## cpu_top
module cpu_top(
    input wire clk,
    input wire rst_n,
    input wire [31:0] rData,
    input wire [31:0] inst,
    output wire [31:0] pc,
    output wire [31:0] display,
    output wire [31:0] addr,
    output wire [31:0] wData,
    output wire wen,
    output wire [31:0] rdata_19
);
==> flow/config.mk <==
export PLATFORM = sky130hd
export DESIGN_NAME = cpu_top
export DESIGN_NICKNAME = cpu_top
export VERILOG_FILES = /design/flow/design.v
export SDC_FILE = /design/flow/constraint.sdc
export NUM_CORES = 4
export LEC_CHECK = 0
export CAP_MARGIN = 20
export CORE_MARGIN = 2
export CORE_UTILIZATION = 58
export PLACE_DENSITY = 0.38
export SETUP_SLACK_MARGIN = 1.04
export SLEW_MARGIN = 20
==> flow/constraint.sdc <==
create_clock -name core_clock -period 5.81 [get_ports {clk}]
set_input_delay 1.1620 -clock core_clock [delete_from_list [all_inputs] [get_ports {clk}]]
set_output_delay 1.1620 -clock core_clock [all_outputs]
set_load 0.01 [all_outputs]
run.sh (not shown) runs the stock make flow with config.mk's settings and CLKGATE_MAP_FILE=.
The starting point stopped in global routing (5_1_grt) on GRT-0232.
==> next run, changes <==
--- a/flow/config.mk
+++ b/flow/config.mk
@@ -7,7 +7,7 @@
 export LEC_CHECK = 0
+export ABC_AREA = 1
 export CAP_MARGIN = 20
 export CORE_MARGIN = 2
-export CORE_UTILIZATION = 58
-export PLACE_DENSITY = 0.38
-export SETUP_SLACK_MARGIN = 1.04
+export CORE_UTILIZATION = 52
+export SETUP_SLACK_MARGIN = -0.55
 export SLEW_MARGIN = 20
==> flow/constraint.sdc (replaced) <==
create_clock -name core_clock -period 5.8 [get_ports {clk}]
set_input_delay 1.1600 -clock core_clock [delete_from_list [all_inputs] [get_ports {clk}]]
set_output_delay 1.1600 -clock core_clock [all_outputs]
set_load 0.01 [all_outputs]
After rerunning:
- With this change the flow ran to the end with violations: negative setup slack
- synthesized cell count climbs by well over a third
- synthesized area climbs by a few percent
- die area climbs by about a fifth
==> next run, changes <==
--- a/flow/config.mk
+++ b/flow/config.mk
@@ -7,7 +7,5 @@
 export LEC_CHECK = 0
-export ABC_AREA = 1
 export CAP_MARGIN = 20
 export CORE_MARGIN = 2
-export CORE_UTILIZATION = 52
-export SETUP_SLACK_MARGIN = -0.55
+export CORE_UTILIZATION = 66
 export SLEW_MARGIN = 20
==> flow/constraint.sdc (replaced) <==
create_clock -name core_clock -period 5.89 [get_ports {clk}]
set_input_delay 1.1780 -clock core_clock [delete_from_list [all_inputs] [get_ports {clk}]]
set_output_delay 1.1780 -clock core_clock [all_outputs]
set_load 0.01 [all_outputs]
Now the flow aborted during global routing (5_1_grt).
Die size is lower by 23%.
Area after synthesis is lower by 2.6%.
Synthesized cell count is lower by 30%.
==> next run, changes <==
--- a/flow/config.mk
+++ b/flow/config.mk
@@ -9,3 +9,4 @@
 export CORE_MARGIN = 2
-export CORE_UTILIZATION = 66
+export CORE_UTILIZATION = 30
+export PLACE_DENSITY = 0.38
 export SLEW_MARGIN = 20
==> flow/constraint.sdc (replaced) <==
create_clock -name core_clock -period 8.5 [get_ports {clk}]
set_input_delay 1.7000 -clock core_clock [delete_from_list [all_inputs] [get_ports {clk}]]
set_output_delay 1.7000 -clock core_clock [all_outputs]
set_load 0.01 [all_outputs]
The new run passed the timing, design-rule and antenna checks.
Synthesized cell count stays the same.
Die area is higher by 120%.
Area after synthesis is unchanged.

Starting RTL as in the previous note.
clock: 11.2 ns
lec_check: 0
abc_area: 1
cap_margin: 25
cell_pad_in_sites_global_placement: 1
core_aspect_ratio: 1.51
core_margin: 2
core_utilization: 59
gpl_timing_driven: 1
place_density_lb_addon: 0.09
slew_margin: 10
The starting point died in 5_1_grt.
Next try:
ABC_AREA = default   (was 1)
CAP_MARGIN = 20   (was 25)
CELL_PAD_IN_SITES_GLOBAL_PLACEMENT = default   (was 1)
CORE_ASPECT_RATIO = default   (was 1.51)
CORE_UTILIZATION = 30   (was 59)
GPL_TIMING_DRIVEN = default   (was 1)
PLACE_DENSITY = 0.38   (was default)
PLACE_DENSITY_LB_ADDON = default   (was 0.09)
SLEW_MARGIN = 20   (was 10)
clock period = 7.41 ns   (was 11.2 ns; I/O delays follow)
Effect: The changed run went through all stages and came out clean; area after synthesis falls by 2.6%; die area climbs by about 90%; synthesized cell count came out lower by about 30%.
Next try:
CORE_UTILIZATION = 40   (was 30)
clock period = 4.12 ns   (was 7.41 ns; I/O delays follow)
=> This time the run completed, yet does not pass: negative setup slack. Routed wire length went up by 4.7%. Die area went down by 25%. Fmax went up by 41%.
Next try:
clock period = 5.83 ns   (was 4.12 ns; I/O delays follow)
Result:
- The changed run completed, yet does not pass: negative setup slack
- area after synthesis is unchanged
- clock power goes down by about 30%
- maximum frequency goes down by 20%

cpu_top again, from the RTL that the note above started with.
make LEC_CHECK=0 CAP_MARGIN=20 CELL_PAD_IN_SITES_DETAIL_PLACEMENT=0 CORE_MARGIN=4 CORE_UTILIZATION=49 GPL_TIMING_DRIVEN=0 PLACE_DENSITY=0.77 SETUP_SLACK_MARGIN=1.93 SLEW_MARGIN=20 TNS_END_PERCENT=15 finish   # period 8.72 ns
The starting point died in global routing.
Rerun with:
ABC_AREA = 1   (was default)
CELL_PAD_IN_SITES_DETAIL_PLACEMENT = default   (was 0)
CORE_MARGIN = 2   (was 4)
CORE_UTILIZATION = 52   (was 49)
CTS_CLUSTER_SIZE = 96   (was default)
GPL_TIMING_DRIVEN = default   (was 0)
PLACE_DENSITY = 0.38   (was 0.77)
SETUP_SLACK_MARGIN = default   (was 1.93)
TNS_END_PERCENT = default   (was 15)
clock period = 4.54 ns   (was 8.72 ns; I/O delays follow)
After rerunning: The changed run produced a layout that fails on negative setup slack. Die size fell by 5.1%. Synthesized cell count goes up by 42%. Synthesized area grows by 2.7%.
Rerun with:
ABC_AREA = default   (was 1)
CORE_UTILIZATION = 58   (was 52)
CTS_CLUSTER_SIZE = 46   (was 96)
PLACE_DENSITY = default   (was 0.38)
SETUP_SLACK_MARGIN = -0.29   (was default)
clock period = 4.34 ns   (was 4.54 ns; I/O delays follow)
What happened: Now the flow ended with an error in global routing; synthesized area is lower by a few percent; die area is lower by roughly a tenth; synthesized cell count is lower by a quarter to a third.
Rerun with:
CTS_CLUSTER_DIAMETER = 377   (was default)
CTS_CLUSTER_SIZE = default   (was 46)
SETUP_SLACK_MARGIN = 1.28   (was -0.29)
clock period = 5.08 ns   (was 4.34 ns; I/O delays follow)
The changed run never finished: it broke off in global routing.
Synthesized area does not change.
Synthesized cell count stays the same.
Die size is unchanged.

Setup of job 1952:
cpu_top again, from the RTL that the note above started with.
Settings: LEC_CHECK=0, ABC_AREA=1, CAP_MARGIN=40, CELL_PAD_IN_SITES_DETAIL_PLACEMENT=2, CELL_PAD_IN_SITES_GLOBAL_PLACEMENT=2, CORE_MARGIN=2, CORE_UTILIZATION=42, CTS_CLUSTER_DIAMETER=27, GPL_ROUTABILITY_DRIVEN=0, GPL_TIMING_DRIVEN=0, HOLD_SLACK_MARGIN=-0.05, MAX_ROUTING_LAYER=met5, PLACE_DENSITY_LB_ADDON=0.17, SETUP_SLACK_MARGIN=-0.29, SLEW_MARGIN=0, TNS_END_PERCENT=35; clock period 6.51 ns.
Job 1952 did not finish: a tool error stopped it during clock tree synthesis.
Input-level comparison between job 2992 and job 1952:
- swapping met5 for met4 in MAX_ROUTING_LAYER
- clearing TNS_END_PERCENT, which used to be 35
- clearing PLACE_DENSITY_LB_ADDON, which used to be 0.17
- swapping 42 for 40 in CORE_UTILIZATION
- swapping -0.29 for -0.36 in SETUP_SLACK_MARGIN
- swapping 1 for 0 in ABC_AREA
- clearing GPL_TIMING_DRIVEN, which used to be 0
- swapping 6.51 for 8.5 in the clock period (ns, I/O delays scaled along)
Job 2992 completed every stage of the flow, and the final layout passed the timing, design-rule and antenna checks.
Against job 1952 as the reference, job 2992 delivers a lower number of nets at floorplan.
Higher number of standard-cell rows in the floorplan among job 2992 and job 1952: job 2992
Register share after synthesis, job 2992 and job 1952, lower one = job 1952.
Re synthesized area: job 2992 is about 2.6% down on job 1952.
Between job 1952 and job 2992, the arithmetic-cell share of the synthesized area counting full adders, half adders and majority gates does not differ in any meaningful way.
Die footprint in job 2992 is 0.0044 mm² higher than in job 1952
Job 2992 vs job 1952 — cell area after placement dropped by a few percent
Area figure in the yosys stat output: job 2992 and job 1952 compared, lower one is job 2992
Looking at post-synthesis average cell area across job 2992 and job 1952, the one that comes out higher is job 2992.
Compare job 2992 and job 1952 | die extent in x higher: job 2992
> inputs changed (job 2992 -> job 1577)
- SETUP_SLACK_MARGIN now 1.02, was -0.36
- PLACE_DENSITY_LB_ADDON now 0.17, previously not set
- MAX_ROUTING_LAYER now met5, was met4
- GPL_TIMING_DRIVEN now 0, previously not set
- the clock period (ns, I/O delays scaled along) now 6.51, was 8.5
Summary of job 1577 over job 2992: number of synthesized register bits now sits at about the same level; number of standard-cell rows in the floorplan ~0 delta; deepest level of the CTS H-tree flat; number of setup buffers added after CTS went up 76.
Job 1577 did not finish; the tool stopped in global routing with error GRT-0116.
Higher post-place instance area among job 1577 and job 2992: job 1577
As far as net count of the mapped netlist goes, job 2992 and job 1577 are indistinguishable; the numbers are identical.
Setup changes, job 1577 to job 3497
- GPL_ROUTABILITY_DRIVEN no longer set, was 0
- CELL_PAD_IN_SITES_GLOBAL_PLACEMENT no longer set, was 2
- CAP_MARGIN now 20, was 40
- PLACE_DENSITY_LB_ADDON no longer set, was 0.17
- HOLD_SLACK_MARGIN no longer set, was -0.05
- CELL_PAD_IN_SITES_DETAIL_PLACEMENT no longer set, was 2
- SETUP_SLACK_MARGIN now -0.07, was 1.02
- CTS_CLUSTER_DIAMETER no longer set, was 27
- MIN_ROUTING_LAYER now met2, previously not set
- CORE_UTILIZATION now 67, was 40
- SLEW_MARGIN now 20, was 0
- PLACE_DENSITY now 0.72, previously not set
- the clock period (ns, I/O delays scaled along) now 7.18, was 6.51
Results
As far as synthesis-stage register bit count goes, job 3497 and job 1577 are indistinguishable; the numbers are identical. Between job 1577 and job 3497, the number of hold-repair buffers added at the cts stage figures differ only marginally. Detailed placement HPWL of job 3497 falls short of that of job 1577 by more than a quarter. Across both runs, floorplan utilization was higher for job 3497 than for job 1577. In job 3497, number of buffers inserted by post-CTS setup repair is lower than in job 1577. Job 3497 is listed as incomplete: the tool reported an error in global routing and the run ended there. Total die size of job 3497 falls short of that of job 1577 by more than a quarter. Job 3497: number of placed instances, taps included is 12% lower than what job 1577 reported. Job 3497 against job 1577: floorplan die width now sits lower, vertical die size now sits lower, area of placed instances now sits lower. H-tree depth reported by CTS, job 1577 and job 3497, higher one = job 1577.
Here is what was changed in the inputs of job 5357 compared with job 3497.
- clearing GPL_TIMING_DRIVEN, which used to be 0
- clearing MIN_ROUTING_LAYER, which used to be met2
- clearing SETUP_SLACK_MARGIN, which used to be -0.07
- clearing MAX_ROUTING_LAYER, which used to be met5
- clearing ABC_AREA, which used to be 0
- swapping 67 for 10 in CORE_UTILIZATION
- swapping 0.72 for 0.38 in PLACE_DENSITY
- swapping 7.18 for 8.51 in the clock period (ns, I/O delays scaled along)
[summary]
- Job 5357 went all the way through synthesis, placement and routing and the layout is clean on timing, DRC and antenna.
- Job 5357 against job 3497: instance area after placement now larger; net count after synthesis comparable; cell row count now larger; number of I/O pins comparable; total standard cell area after synthesis comparable.
- Of job 5357 and job 3497, the lower core footprint belongs to job 3497.
- Diff job 5357 and job 3497: count of cells resized by post-cts repair higher in job 3497
- In the metrics for job 5357 and job 3497, the one carrying the higher total CTS buffers is job 5357.
- [diff] die area, job 5357 relative to job 3497: regression
- When job 5357 is measured against job 3497, its die boundary height turns out 160% higher.
- As far as number of flops mapped to enable cells by yosys goes, job 3497 and job 5357 are indistinguishable; the numbers are identical.
Power is estimated from default activity; no workload was simulated.
